==> run E <==
==> flow/design.v <==
`timescale 1ns / 1ps
module pipelined(
    input  wire              clk,
    input  wire              rst,
    input  wire              in_valid,
    output wire              in_ready,
    input  wire signed [15:0] a,
    input  wire signed [15:0] b,
    input  wire signed [15:0] c,
    input  wire signed [15:0] d,
    input  wire signed [15:0] e,
    output reg               out_valid,
    input  wire              out_ready,
    output reg signed [31:0]  y
);
    wire s3_ready_in;
    wire s2_ready_in;
    wire s1_ready_in;
    assign s3_ready_in = (~out_valid) || (out_valid && out_ready);
    assign s2_ready_in = (~s2_valid)  || (s2_valid  && s3_ready_in);
    assign s1_ready_in = (~s1_valid)  || (s1_valid  && s2_ready_in);
    assign in_ready = s1_ready_in;
    wire in_send = in_valid && in_ready;
    reg signed [31:0] s1_p1;
    reg signed [31:0] s1_p2;
    reg signed [15:0] s1_e;
    reg               s1_valid;
    always @(posedge clk) begin
        if (rst) begin
            s1_valid <= 1'b0;
            s1_p1    <= 32'sd0;
            s1_p2    <= 32'sd0;
            s1_e     <= 16'sd0;
        end else if (s1_ready_in) begin
            s1_valid <= in_send;
            if (in_send) begin
                s1_p1 <= $signed(a) * $signed(b);
                s1_p2 <= $signed(c) * $signed(d);
                s1_e  <= e;
            end
        end
    end
    reg signed [31:0] s2_s;
    reg signed [15:0] s2_e;
    reg               s2_valid;
    always @(posedge clk) begin
        if (rst) begin
            s2_valid <= 1'b0;
            s2_s     <= 32'sd0;
            s2_e     <= 16'sd0;
        end else if (s2_ready_in) begin
            s2_valid <= s1_valid;
            if (s1_valid) begin
                s2_s <= s1_p1 + s1_p2;
                s2_e <= s1_e;
            end
        end
    end
    always @(posedge clk) begin
        if (rst) begin
            out_valid <= 1'b0;
            y         <= 32'sd0;
        end else if (s3_ready_in) begin
            out_valid <= s2_valid;
            if (s2_valid) begin
                y <= s2_s + $signed(s2_e);
            end
        end
    end
endmodule
==> flow/run.sh <==
#!/bin/bash
# the make line also repeats each setting of config.mk as NAME=value (left out here)
make -C /OpenROAD-flow-scripts/flow DESIGN_CONFIG=/design/flow/config.mk WORK_HOME=/design/flow/orfs CLKGATE_MAP_FILE= finish
==> flow/config.mk <==
export PLATFORM = sky130hd
export DESIGN_NAME = pipelined
export DESIGN_NICKNAME = pipelined
export VERILOG_FILES = /design/flow/design.v
export SDC_FILE = /design/flow/constraint.sdc
export NUM_CORES = 4
export LEC_CHECK = 0
export CAP_MARGIN = 20
export CORE_MARGIN = 2
export CORE_UTILIZATION = 69
export CTS_CLUSTER_DIAMETER = 239
export CTS_CLUSTER_SIZE = 53
export MAX_ROUTING_LAYER = met4
export SLEW_MARGIN = 20
export TNS_END_PERCENT = 70
==> flow/constraint.sdc <==
create_clock -name core_clock -period 5.72 [get_ports {clk}]
set_input_delay 1.1440 -clock core_clock [delete_from_list [all_inputs] [get_ports {clk}]]
set_output_delay 1.1440 -clock core_clock [all_outputs]
set_load 0.01 [all_outputs]
==> run C: changes against run E <==
CORE_UTILIZATION = 46   (was 69)
CTS_CLUSTER_DIAMETER = 246   (was 239)
CTS_CLUSTER_SIZE = 100   (was 53)
MAX_ROUTING_LAYER = unset   (was met4)
PLACE_DENSITY = 0.75   (was unset)
SETUP_SLACK_MARGIN = -0.79   (was unset)
TNS_END_PERCENT = unset   (was 70)
==> flow/constraint.sdc (replaced) <==
create_clock -name core_clock -period 8.0 [get_ports {clk}]
set_input_delay 1.6000 -clock core_clock [delete_from_list [all_inputs] [get_ports {clk}]]
set_output_delay 1.6000 -clock core_clock [all_outputs]
set_load 0.01 [all_outputs]
==> run M: changes against run E <==
CORE_UTILIZATION = 72   (was 69)
CTS_CLUSTER_DIAMETER = unset   (was 239)
CTS_CLUSTER_SIZE = 60   (was 53)
MAX_ROUTING_LAYER = unset   (was met4)
PLACE_DENSITY = 0.67   (was unset)
SETUP_SLACK_MARGIN = -0.1   (was unset)
TNS_END_PERCENT = unset   (was 70)
==> flow/constraint.sdc (replaced) <==
create_clock -name core_clock -period 6.23 [get_ports {clk}]
set_input_delay 1.2460 -clock core_clock [delete_from_list [all_inputs] [get_ports {clk}]]
set_output_delay 1.2460 -clock core_clock [all_outputs]
set_load 0.01 [all_outputs]
==> flow_summary.toml <==
# yosys + openroad results
[floorplanning]
dieArea_sq_um = 40720
fp.coreArea_sq_um = 38650
fp_util_pct = 72.89
die_h_um = 201.8

[cts]
cts_setup_buffers = 68

[placed_design]
dp_slack_ns = -1.492
post_dp_cell_area_sq_um = 32320
dpl.hpwl_um = 63180
placed_cells = 4094

[run_status]
stop_stage = "global routing (5_1_grt)"
outcome = "did not finish"

[yosys]
adder_share_pct = 47.42
That was run M.
==> flow_summary.toml <==
# physical design summary
[run_status]
outcome = "failed layout checks"
so_faults = "negative setup slack"

[timing]
fin_ws_ns = -1.163
finalSetupViolations = 41

[floorplanning]
die_h_um = 206.1
fp.coreArea_sq_um = 40550

[placed_design]
placed_cells = 4117
post_dp_cell_area_sq_um = 32490

[yosys]
yosysWarnings = 1
adder_share_pct = 47.42
yosysMostFrequentCell = "inv_1"

[cts]
cts_setup_buffers = 110

[critical_path]
path_depth = 23
That was run E.
==> flow_summary.toml <==
# physical design summary
[floorplanning]
dieArea_sq_um = 63230
fp.coreArea_sq_um = 60470
die_h_um = 251.5

[placed_design]
placed_cells = 4164
dpl.hpwl_um = 54140
post_dp_cell_area_sq_um = 30940
dp_slack_ns = -0.09488

[cts]
cts_setup_buffers = 0

[run_status]
outcome = "finished clean"

[critical_path]
path_cells = "clkdlybuf4s50_1, and2_1, fa_1, inv_1, fa_1, fa_1, inv_1, fa_1, fa_1, inv_1, fa_1, inv_1, ha_1, and3_1, and3_1, o31ai_1, a21oi_2, nor3_2, o31ai_1, o31a_1, or4b_1, a31oi_1"
That was run C.

---

==> build 41: inputs <==
Starts from the design.v that is shown in full above.
Settings: LEC_CHECK=0, ABC_AREA=1, CAP_MARGIN=20, CORE_ASPECT_RATIO=0.5, CORE_MARGIN=2, CORE_UTILIZATION=66, CTS_CLUSTER_DIAMETER=301, CTS_CLUSTER_SIZE=100, SETUP_SLACK_MARGIN=-0.79, SLEW_MARGIN=20; clock period 8.0 ns.
run.sh (not shown) runs the stock make flow with config.mk's settings and CLKGATE_MAP_FILE=.
==> build 13: changes against build 41 <==
- ABC_AREA: 1 -> not set
- CORE_ASPECT_RATIO: 0.5 -> not set
- CORE_UTILIZATION: 66 -> 40
- CTS_CLUSTER_DIAMETER: 301 -> not set
- CTS_CLUSTER_SIZE: 100 -> not set
- SETUP_SLACK_MARGIN: -0.79 -> not set
==> flow/constraint.sdc (replaced) <==
create_clock -name core_clock -period 7.79 [get_ports {clk}]
set_input_delay 1.5580 -clock core_clock [delete_from_list [all_inputs] [get_ports {clk}]]
set_output_delay 1.5580 -clock core_clock [all_outputs]
set_load 0.01 [all_outputs]
==> trial 37: changes against build 41 <==
- ABC_AREA: 1 -> not set
- CORE_ASPECT_RATIO: 0.5 -> not set
- CORE_UTILIZATION: 66 -> 10
- CTS_CLUSTER_DIAMETER: 301 -> not set
- CTS_CLUSTER_SIZE: 100 -> not set
- SETUP_SLACK_MARGIN: -0.79 -> not set
==> flow/constraint.sdc (replaced) <==
create_clock -name core_clock -period 9.96 [get_ports {clk}]
set_input_delay 1.9920 -clock core_clock [delete_from_list [all_inputs] [get_ports {clk}]]
set_output_delay 1.9920 -clock core_clock [all_outputs]
set_load 0.01 [all_outputs]
==> impl_metrics.py <==
# Synthesis and PnR figures
metrics = {
    "yosys": {
        "syn_inst": 3245,
        "ys_sh_simple_pct": 18.2,
    },
    "final_layout": {
        "nNetsFinal": 4125,
    },
    "detailed_routing": {
        "highest_layer": "met5",
    },
    "run_status": {
        "status": "no timing/DRC/antenna violations",
    },
    "sta": {
        "hold_ws_ps": 449,
    },
    "clock_tree": {
        "clock_latency_ps": 490,
    },
}
-- figures above: trial 37

==> impl_metrics.py <==
# Synthesis and PnR figures
metrics = {
    "run_status": {
        "status": "no timing/DRC/antenna violations",
    },
    "final_layout": {
        "nNetsFinal": 5532,
    },
    "detailed_routing": {
        "highest_layer": "met4",
    },
    "sta": {
        "rsz0062_at_grt": "no",
        "hold_ws_ps": 483,
    },
    "clock_tree": {
        "path_clk_slew_ps": 80,
        "clock_latency_ps": 450,
    },
    "yosys": {
        "ys_sh_simple_pct": 24.7,
    },
}
-- figures above: build 41

==> impl_metrics.py <==
# Synthesis and PnR figures
metrics = {
    "run_status": {
        "status": "no timing/DRC/antenna violations",
    },
    "sta": {
        "hold_ws_ps": 449,
    },
    "yosys": {
        "topCellsByArea": "fa_1, dfxtp_1, ha_1",
        "synthDistinctLibCells": 66,
        "yosysChipArea_um2": 28200,
    },
    "final_layout": {
        "nNetsFinal": 4296,
    },
}
-- figures above: build 13

